Design alu16bit, start of the top module:
module alu16bit (
  input clk,                 
  input reset,               
  input [2:0] operation,     
  input [15:0] operand_A,
  input [15:0] operand_B,
  output reg [31:0] result, 
  output reg carry_flag,
  output reg zero_flag
);
Size: roughly 1,600 cells after synthesis, ~34 flip-flops.
==> flow/config.mk <==
export PLATFORM = sky130hd
export DESIGN_NAME = alu16bit
export DESIGN_NICKNAME = alu16bit
export VERILOG_FILES = /design/flow/design.v
export SDC_FILE = /design/flow/constraint.sdc
export NUM_CORES = 4
export LEC_CHECK = 0
export ABC_AREA = 0
export CAP_MARGIN = 30
export CELL_PAD_IN_SITES_DETAIL_PLACEMENT = 2
export CORE_MARGIN = 5
export CORE_UTILIZATION = 60
export CTS_CLUSTER_DIAMETER = 250
export CTS_CLUSTER_SIZE = 86
export GPL_ROUTABILITY_DRIVEN = 1
export MAX_ROUTING_LAYER = met5
export MIN_ROUTING_LAYER = met1
export PLACE_DENSITY = 0.75
export SETUP_SLACK_MARGIN = 0.85
export SLEW_MARGIN = 5
export TNS_END_PERCENT = 40
==> flow/constraint.sdc <==
create_clock -name core_clock -period 12.4 [get_ports {clk}]
set_input_delay 2.4800 -clock core_clock [delete_from_list [all_inputs] [get_ports {clk}]]
set_output_delay 2.4800 -clock core_clock [all_outputs]
set_load 0.01 [all_outputs]
run.sh (not shown) runs the stock make flow with config.mk's settings and CLKGATE_MAP_FILE=.
The first run failed in detailed placement (3_5_place_dp), error DPL-0033.
Next try:
Settings changed: ABC_AREA 0 to default, CAP_MARGIN 30 to 20, CELL_PAD_IN_SITES_DETAIL_PLACEMENT 2 to default, CORE_MARGIN 5 to 2, CORE_UTILIZATION 60 to 59, CTS_CLUSTER_DIAMETER 250 to default, CTS_CLUSTER_SIZE 86 to default, GPL_ROUTABILITY_DRIVEN 1 to default, MAX_ROUTING_LAYER met5 to default, MIN_ROUTING_LAYER met1 to default, PLACE_DENSITY 0.75 to default, SETUP_SLACK_MARGIN 0.85 to default, SLEW_MARGIN 5 to 20, TNS_END_PERCENT 40 to default.
Clock period 12.4 ns to 5.07 ns, I/O delays scaled along.
Outcome: The changed run aborted during global routing (5_1_grt), error GRT-0232; synthesized cell count is unchanged; die area drops by about 6%; synthesized area does not change.
Next try:
Settings changed: CORE_UTILIZATION 59 to 40.
Clock period 5.07 ns to 7.2 ns, I/O delays scaled along.
This time the run finished clean; synthesized cell count stays the same; area after synthesis is unchanged; die area rises by 46%.
Next try:
Settings changed: CORE_UTILIZATION 40 to 65, HOLD_SLACK_MARGIN from default to -0.09, TNS_END_PERCENT from default to 100.
- The changed run failed in global routing (5_1_grt)
- area after synthesis stays the same
- synthesized cell count is unchanged
- die size shrinks by 38%

========
Setup of onyx:
The RTL this note starts from:
==> flow/design.v <==
module alu16bit (
  input clk,                 
  input reset,               
  input [2:0] operation,     
  input [15:0] operand_A,
  input [15:0] operand_B,
  output reg [31:0] result, 
  output reg carry_flag,
  output reg zero_flag
);
parameter [2:0] ADD  = 3'b000,
                SUB  = 3'b001,
                MUL  = 3'b010,
                AND  = 3'b011,
                OR   = 3'b100,
                NAND = 3'b101,
                NOR  = 3'b110,
                XOR  = 3'b111;
reg [31:0] alu_result;  
reg alu_carry;
reg alu_zero;
always @(*) begin
  alu_result = 32'b0;
  alu_carry  = 1'b0;
  alu_zero   = 1'b0;
  case (operation)
    ADD: begin
      {alu_carry, alu_result} = {1'b0, operand_A} + {1'b0, operand_B};
      alu_zero = (alu_result[15:0] == 16'b0);
    end
    SUB: begin
      {alu_carry, alu_result} = {1'b0, operand_A} - {1'b0, operand_B};
      alu_zero = (alu_result[15:0] == 16'b0);
    end
    MUL: begin
      alu_result = operand_A * operand_B;   
      alu_zero = (alu_result == 32'b0);
    end
    AND: begin
      alu_result = {16'b0, (operand_A & operand_B)};
      alu_zero = (alu_result[15:0] == 16'b0);
    end
    OR: begin
      alu_result = {16'b0, (operand_A | operand_B)};
      alu_zero = (alu_result[15:0] == 16'b0);
    end
    NAND: begin
      alu_result = {16'b0, ~(operand_A & operand_B)};
      alu_zero = (alu_result[15:0] == 16'b0);
    end
    NOR: begin
      alu_result = {16'b0, ~(operand_A | operand_B)};
      alu_zero = (alu_result[15:0] == 16'b0);
    end
    XOR: begin
      alu_result = {16'b0, (operand_A ^ operand_B)};
      alu_zero = (alu_result[15:0] == 16'b0);
    end
    default: begin
      alu_result = 32'b0;
      alu_carry  = 1'b0;
      alu_zero   = 1'b1;
    end
  endcase
end
always @(posedge clk) begin
  if (reset) begin
    result     <= 32'b0;
    carry_flag <= 1'b0;
    zero_flag  <= 1'b0;
  end else begin
    result     <= alu_result;
    carry_flag <= alu_carry;
    zero_flag  <= alu_zero;
  end
end
endmodule
export LEC_CHECK = 0
export CAP_MARGIN = 20
export CORE_MARGIN = 2
export CORE_UTILIZATION = 66
export CTS_CLUSTER_SIZE = 56
export HOLD_SLACK_MARGIN = -0.09
export SETUP_SLACK_MARGIN = -0.49
export SLEW_MARGIN = 20
create_clock -name core_clock -period 6.98 [get_ports {clk}]
Layout checks on onyx: not met. Flow itself completed; violations: negative setup slack.
--- input diff onyx..maple ---
Settings: CTS_CLUSTER_SIZE removed (was 56); SETUP_SLACK_MARGIN removed (was -0.49); HOLD_SLACK_MARGIN removed (was -0.09); CORE_UTILIZATION changed from 66 to 62; ABC_AREA newly set to 1; the clock period (ns, I/O delays scaled along) changed from 6.98 to 6.0.
==> results <==
Taking onyx as the reference point, the floorplan die area of maple rises by 16%. Going from onyx to maple, horizontal die dimension grows by 7.9%. Between maple and onyx, it is maple whose synthesized cell count is higher, by about 30%. The log for maple ends in global routing (5_1_grt) with error GRT-0116, so the run never completed.
Modified inputs, willow compared to maple
Settings: a deleted ABC_AREA that had been 1; a change of CORE_UTILIZATION from 62 to 58; an added TNS_END_PERCENT of 5; a change of the clock period (ns, I/O delays scaled along) from 6.0 to 7.2.
### Flow results
The flow ended early for maple: it failed with a tool error in global routing (5_1_grt). Layout checks on willow: not met. Flow itself completed; violations: negative setup slack. Compared with maple, number of placement rows in willow decreased slightly. Compare maple and willow | total standard cell area after synthesis lower: willow. Summary of the comparison: number of cells in the yosys synthesis report is lower in willow, relative to maple. Compared with maple, gate count of the mapped netlist in willow decreased by more than 10%. willow vs maple: number of placed instances, taps included down in willow. willow vs. maple: area enclosed by the die boundary went down by about 2.7%.
Here is what was changed in the inputs of nickel compared with willow.
Settings: CORE_UTILIZATION: 58 -> 66; MAX_ROUTING_LAYER: unset -> met4; CTS_CLUSTER_DIAMETER: unset -> 51.
## What came out
- nickel leaves less setup margin than willow.
- Of nickel and willow, it is nickel that has the higher critical path depth.
- Final checks on nickel, whose flow otherwise completed, came back failing, citing negative setup slack.
- Layout checks on willow: not met. Flow itself completed; violations: negative setup slack.
diff inputs: nickel => pepper
Settings: a deleted CTS_CLUSTER_DIAMETER that had been 51; a deleted TNS_END_PERCENT that had been 5; an added CTS_CLUSTER_SIZE of 57; a change of CORE_UTILIZATION from 66 to 65.
Findings:
- For pepper, the flow was terminated by a tool error in global routing (5_1_grt) and produced no final design.
- Diff nickel..pepper | cell area after technology mapping | unchanged
- Multiplexer share of the synthesized area came out exactly the same in nickel and pepper.
- Of pepper and nickel, it is pepper that has the lower area after detailed placement.
- [pepper] floorplan die height rose about 0.75% relative to nickel
- Delta (pepper minus nickel): die width increased 0.75%, number of instances resized during post-cts repair increased 156, placeable core region increased about 1%, die area increased about 1.5%.
